Setup of lane 1:
Design ascon, start of the top module:
module ascon
(
    input  logic         clock,            
    input  logic         reset_n,          
    input  logic         i_sys_enable,     
    input  logic         i_start,          
    input  logic         i_data_valid,     
    input  logic [ 63:0] i_data,           
    input  logic [127:0] i_key,            
    input  logic [127:0] i_nonce,          
    output logic [ 63:0] o_cipher,         
    output logic [127:0] o_tag,            
    output logic         o_valid_cipher,   
    output logic         o_done,           
    output logic         o_ready           
);
Size: about 540 flip-flops, ~53000 µm² of cells after synthesis.
Settings: LEC_CHECK=0, ABC_AREA=0, CAP_MARGIN=35, CELL_PAD_IN_SITES_GLOBAL_PLACEMENT=1, CORE_MARGIN=7, CORE_UTILIZATION=27, CTS_CLUSTER_SIZE=83, MAX_ROUTING_LAYER=met4, MIN_ROUTING_LAYER=met1, PLACE_DENSITY_LB_ADDON=0.1, SETUP_SLACK_MARGIN=2.89, SLEW_MARGIN=20; clock period 10.0 ns.
run.sh (not shown) runs the stock make flow with config.mk's settings and CLKGATE_MAP_FILE=.
The final layout from lane 1, which completed every stage, passed the timing, design-rule and antenna checks at the end of the flow.
What lane 2 does differently from lane 1 at the input level:
- CELL_PAD_IN_SITES_GLOBAL_PLACEMENT no longer set, was 1
- ABC_AREA no longer set, was 0
- SETUP_SLACK_MARGIN no longer set, was 2.89
- CORE_MARGIN now 2, was 7
- PLACE_DENSITY_LB_ADDON no longer set, was 0.1
- MAX_ROUTING_LAYER no longer set, was met4
- CAP_MARGIN now 20, was 35
- CORE_UTILIZATION now 23, was 27
- MIN_ROUTING_LAYER no longer set, was met1
- CTS_CLUSTER_SIZE no longer set, was 83
- the clock period (ns, I/O delays scaled along) now 14.5, was 10.0
### Flow results
- Looking at minimum clock period across lane 1 and lane 2, the one that comes out lower is lane 1.
- Number of optimization iterations in the first detailed-route pass (lane 2 over lane 1): increase, 1
- In the tables for lane 1 and lane 2, transition time at the pin with the least slew margin reads higher with lane 2.
- Diff lane 1 -> lane 2: area growth from synthesis to final layout fell by 0.86 points, filler cell count grew by about 19%.
- Library cell contributing the largest single delay on the critical path = sky130_fd_sc_hd__xnor2_1: lane 2; library cell contributing the largest single delay on the critical path = sky130_fd_sc_hd__dfstp_4: lane 1
### lane 2 -> lane 3
- swapping 23 for 72 in CORE_UTILIZATION
- putting ABC_AREA at 1 where nothing was set
- putting CTS_CLUSTER_SIZE at 98 where nothing was set
- putting CTS_CLUSTER_DIAMETER at 372 where nothing was set
- swapping 14.5 for 7.21 in the clock period (ns, I/O delays scaled along)
Findings:
- Delta (lane 3 minus lane 2): number of cell rows went down by about 44%; cell count listed in synth_stat.txt went up; initial standard-cell utilization of the core +49 points.
- Lane 3 vs lane 2 — synthesized chip area reported by yosys dropped 2.4%.
- Die area | lane 3 < lane 2
- In the metrics for lane 3 and lane 2, the one carrying the lower worst setup timing slack at the placement stage is lane 3.
- Lane 3: it failed with a tool error in global routing, so there are no final results.
### lane 3 -> lane 4
- ABC_AREA no longer set, was 1
- CORE_UTILIZATION now 40, was 72
- CTS_CLUSTER_SIZE no longer set, was 98
- CTS_CLUSTER_DIAMETER no longer set, was 372
- the clock period (ns, I/O delays scaled along) now 10.0, was 7.21
### Flow results
Lane 4 completed; timing, DRC and antenna clean. Re CTS buffer count: lane 4 and lane 3 aren't equal, and the lower value belongs to lane 3. Sequential cell area fraction in the yosys report: lane 4 < lane 3. The synthesis area per yosys reported for lane 4 is greater than that of lane 3 by 1300 µm². In the metrics for lane 4 and lane 3, the one carrying the lower synthesized-area fraction occupied by adder cells is lane 3. Lane 3 ended up with simple AND/OR/NAND/NOR gates as its main kind of combinational logic by area; lane 4 ended up with XOR/XNOR gates. Taking lane 3 as the reference, in lane 4 number of ports placed on the die boundary comparable; placed wire-length estimate after detailed placement now smaller.

Starting RTL as in the previous note.
Design ascon, start of the top module:
module ascon
(
    input  logic         clock,            
    input  logic         reset_n,          
    input  logic         i_sys_enable,     
    input  logic         i_start,          
    input  logic         i_data_valid,     
    input  logic [ 63:0] i_data,           
    input  logic [127:0] i_key,            
    input  logic [127:0] i_nonce,          
    output logic [ 63:0] o_cipher,         
    output logic [127:0] o_tag,            
    output logic         o_valid_cipher,   
    output logic         o_done,           
    output logic         o_ready           
);
export LEC_CHECK = 0
export CAP_MARGIN = 20
export CORE_MARGIN = 2
export CORE_UTILIZATION = 71
export CTS_CLUSTER_SIZE = 21
export HOLD_SLACK_MARGIN = -0.08
export MAX_ROUTING_LAYER = met4
export SETUP_SLACK_MARGIN = 1.12
export SLEW_MARGIN = 20
create_clock -name core_clock -period 3.8 [get_ports {clock}]
The starting point aborted during global routing (5_1_grt) with DPL-0038.
Then changed:
- CTS_CLUSTER_SIZE: 21 -> not set
- HOLD_SLACK_MARGIN: -0.08 -> not set
- MAX_ROUTING_LAYER: met4 -> not set
- PLACE_DENSITY: not set -> 0.64
- SETUP_SLACK_MARGIN: 1.12 -> not set
- clock period: 3.8 -> 3.97 ns (I/O delays scaled with it)
Result: Now the flow finished with negative setup slack left; die size stays the same; synthesized area is unchanged; synthesized cell count does not change.
Then changed:
- HOLD_SLACK_MARGIN: not set -> -0.09
- MAX_ROUTING_LAYER: not set -> met4
- PLACE_DENSITY: 0.64 -> not set
- SETUP_SLACK_MARGIN: not set -> 0.97
- clock period: 3.97 -> 3.26 ns (I/O delays scaled with it)
=>
- This time the run did not get past global routing (5_1_grt), error GRT-0116
- synthesized cell count stays the same
- area after synthesis stays the same
- die area does not change
Then changed:
- CORE_UTILIZATION: 71 -> 72
- CTS_CLUSTER_SIZE: not set -> 51
- HOLD_SLACK_MARGIN: -0.09 -> not set
- SETUP_SLACK_MARGIN: 0.97 -> 1.25
- clock period: 3.26 -> 4.3 ns (I/O delays scaled with it)
Effect: This time the run aborted during clock tree synthesis (4_1_cts); synthesized cell count does not change; die size is lower by about 1.4%; area after synthesis stays the same.

== wip/xenon ==
ascon again, from the RTL that the note above started with.
==> flow/design.v (excerpt) <==
module ascon
(
    input  logic         clock,            
    input  logic         reset_n,          
    input  logic         i_sys_enable,     
    input  logic         i_start,          
    input  logic         i_data_valid,     
    input  logic [ 63:0] i_data,           
    input  logic [127:0] i_key,            
    input  logic [127:0] i_nonce,          
    output logic [ 63:0] o_cipher,         
    output logic [127:0] o_tag,            
    output logic         o_valid_cipher,   
    output logic         o_done,           
    output logic         o_ready           
);
Settings: LEC_CHECK=0, ABC_AREA=0, CAP_MARGIN=35, CELL_PAD_IN_SITES_GLOBAL_PLACEMENT=1, CORE_MARGIN=7, CORE_UTILIZATION=47, CTS_CLUSTER_SIZE=83, GPL_TIMING_DRIVEN=0, MAX_ROUTING_LAYER=met4, MIN_ROUTING_LAYER=met2, PLACE_DENSITY_LB_ADDON=0.1, SETUP_SLACK_MARGIN=2.89, SLEW_MARGIN=20; clock period 10.0 ns.
FAIL wip/xenon @ 5_1_grt: tool exited with error
Relative to wip/xenon, the following input files were edited for wip/yarrow:
Settings: a deleted SETUP_SLACK_MARGIN that had been 2.89; a deleted MAX_ROUTING_LAYER that had been met4; a deleted PLACE_DENSITY_LB_ADDON that had been 0.1; a change of CAP_MARGIN from 35 to 20; a deleted CTS_CLUSTER_SIZE that had been 83; a deleted MIN_ROUTING_LAYER that had been met2; a change of CORE_MARGIN from 7 to 2; a deleted CELL_PAD_IN_SITES_GLOBAL_PLACEMENT that had been 1; a change of CORE_UTILIZATION from 47 to 53; a deleted ABC_AREA that had been 0; a deleted GPL_TIMING_DRIVEN that had been 0; a change of the clock period (ns, I/O delays scaled along) from 10.0 to 5.85.
==> comparison <==
In summary, wip/yarrow completed successfully, with a layout that passed the timing, design-rule and antenna checks. Number of buffers inserted during clock tree synthesis (higher): wip/xenon. wip/yarrow vs. wip/xenon: multiplexer share of the synthesized area flat; placed instance count down 484; floorplan row count down about 6%. As far as synthesized instance count goes, wip/xenon and wip/yarrow are indistinguishable; the numbers are identical. Measured against each other, wip/yarrow and wip/xenon differ in die size, the lower figure coming from wip/yarrow. ~same total of buffers placed on input and output ports in wip/yarrow and wip/xenon. Core utilization at floorplan was lower in wip/xenon than in wip/yarrow.
diff inputs: wip/yarrow => wip/cedar
Settings: swapping 53 for 40 in CORE_UTILIZATION.
Notes after the runs:
Diff wip/cedar and wip/yarrow: final area lower in wip/yarrow. Vias per cell went down by a few percent going from wip/yarrow to wip/cedar. Against wip/yarrow, maximum frequency in wip/cedar fell by a few percent. Compare wip/cedar and wip/yarrow | shortest clock period the worst path allows after layout higher: wip/cedar. Changes observed in wip/cedar relative to wip/yarrow: cell count increased by 514 relative to the old numbers, via count closely matched the old numbers. Comparing met2 demand-to-capacity share in global routing for wip/cedar and wip/yarrow, the smaller number came from wip/cedar.
--- input diff wip/cedar..wip/indigo ---
Settings: an added HOLD_SLACK_MARGIN of 0.2; an added MAX_ROUTING_LAYER of met5; an added CTS_CLUSTER_DIAMETER of 344; an added CELL_PAD_IN_SITES_GLOBAL_PLACEMENT of 0; an added CELL_PAD_IN_SITES_DETAIL_PLACEMENT of 0; an added PLACE_DENSITY_LB_ADDON of 0.01; an added CTS_CLUSTER_SIZE of 20; an added CORE_ASPECT_RATIO of 0.8; an added SETUP_SLACK_MARGIN of 1.72; a change of CORE_UTILIZATION from 40 to 72; an added GPL_TIMING_DRIVEN of 1; an added TNS_END_PERCENT of 5.
==> comparison <==
Looking at part of the cycle the worst path needs, wip/indigo sits 3.8 points lower than wip/cedar does.
[wip/indigo] utilization rose 34 points relative to wip/cedar
| iteration-0 DRC count of the detailed router | lower: wip/cedar |
From wip/cedar to wip/indigo the numbers moved as follows: length of routed met3 wiring higher; post-route cell area lower.
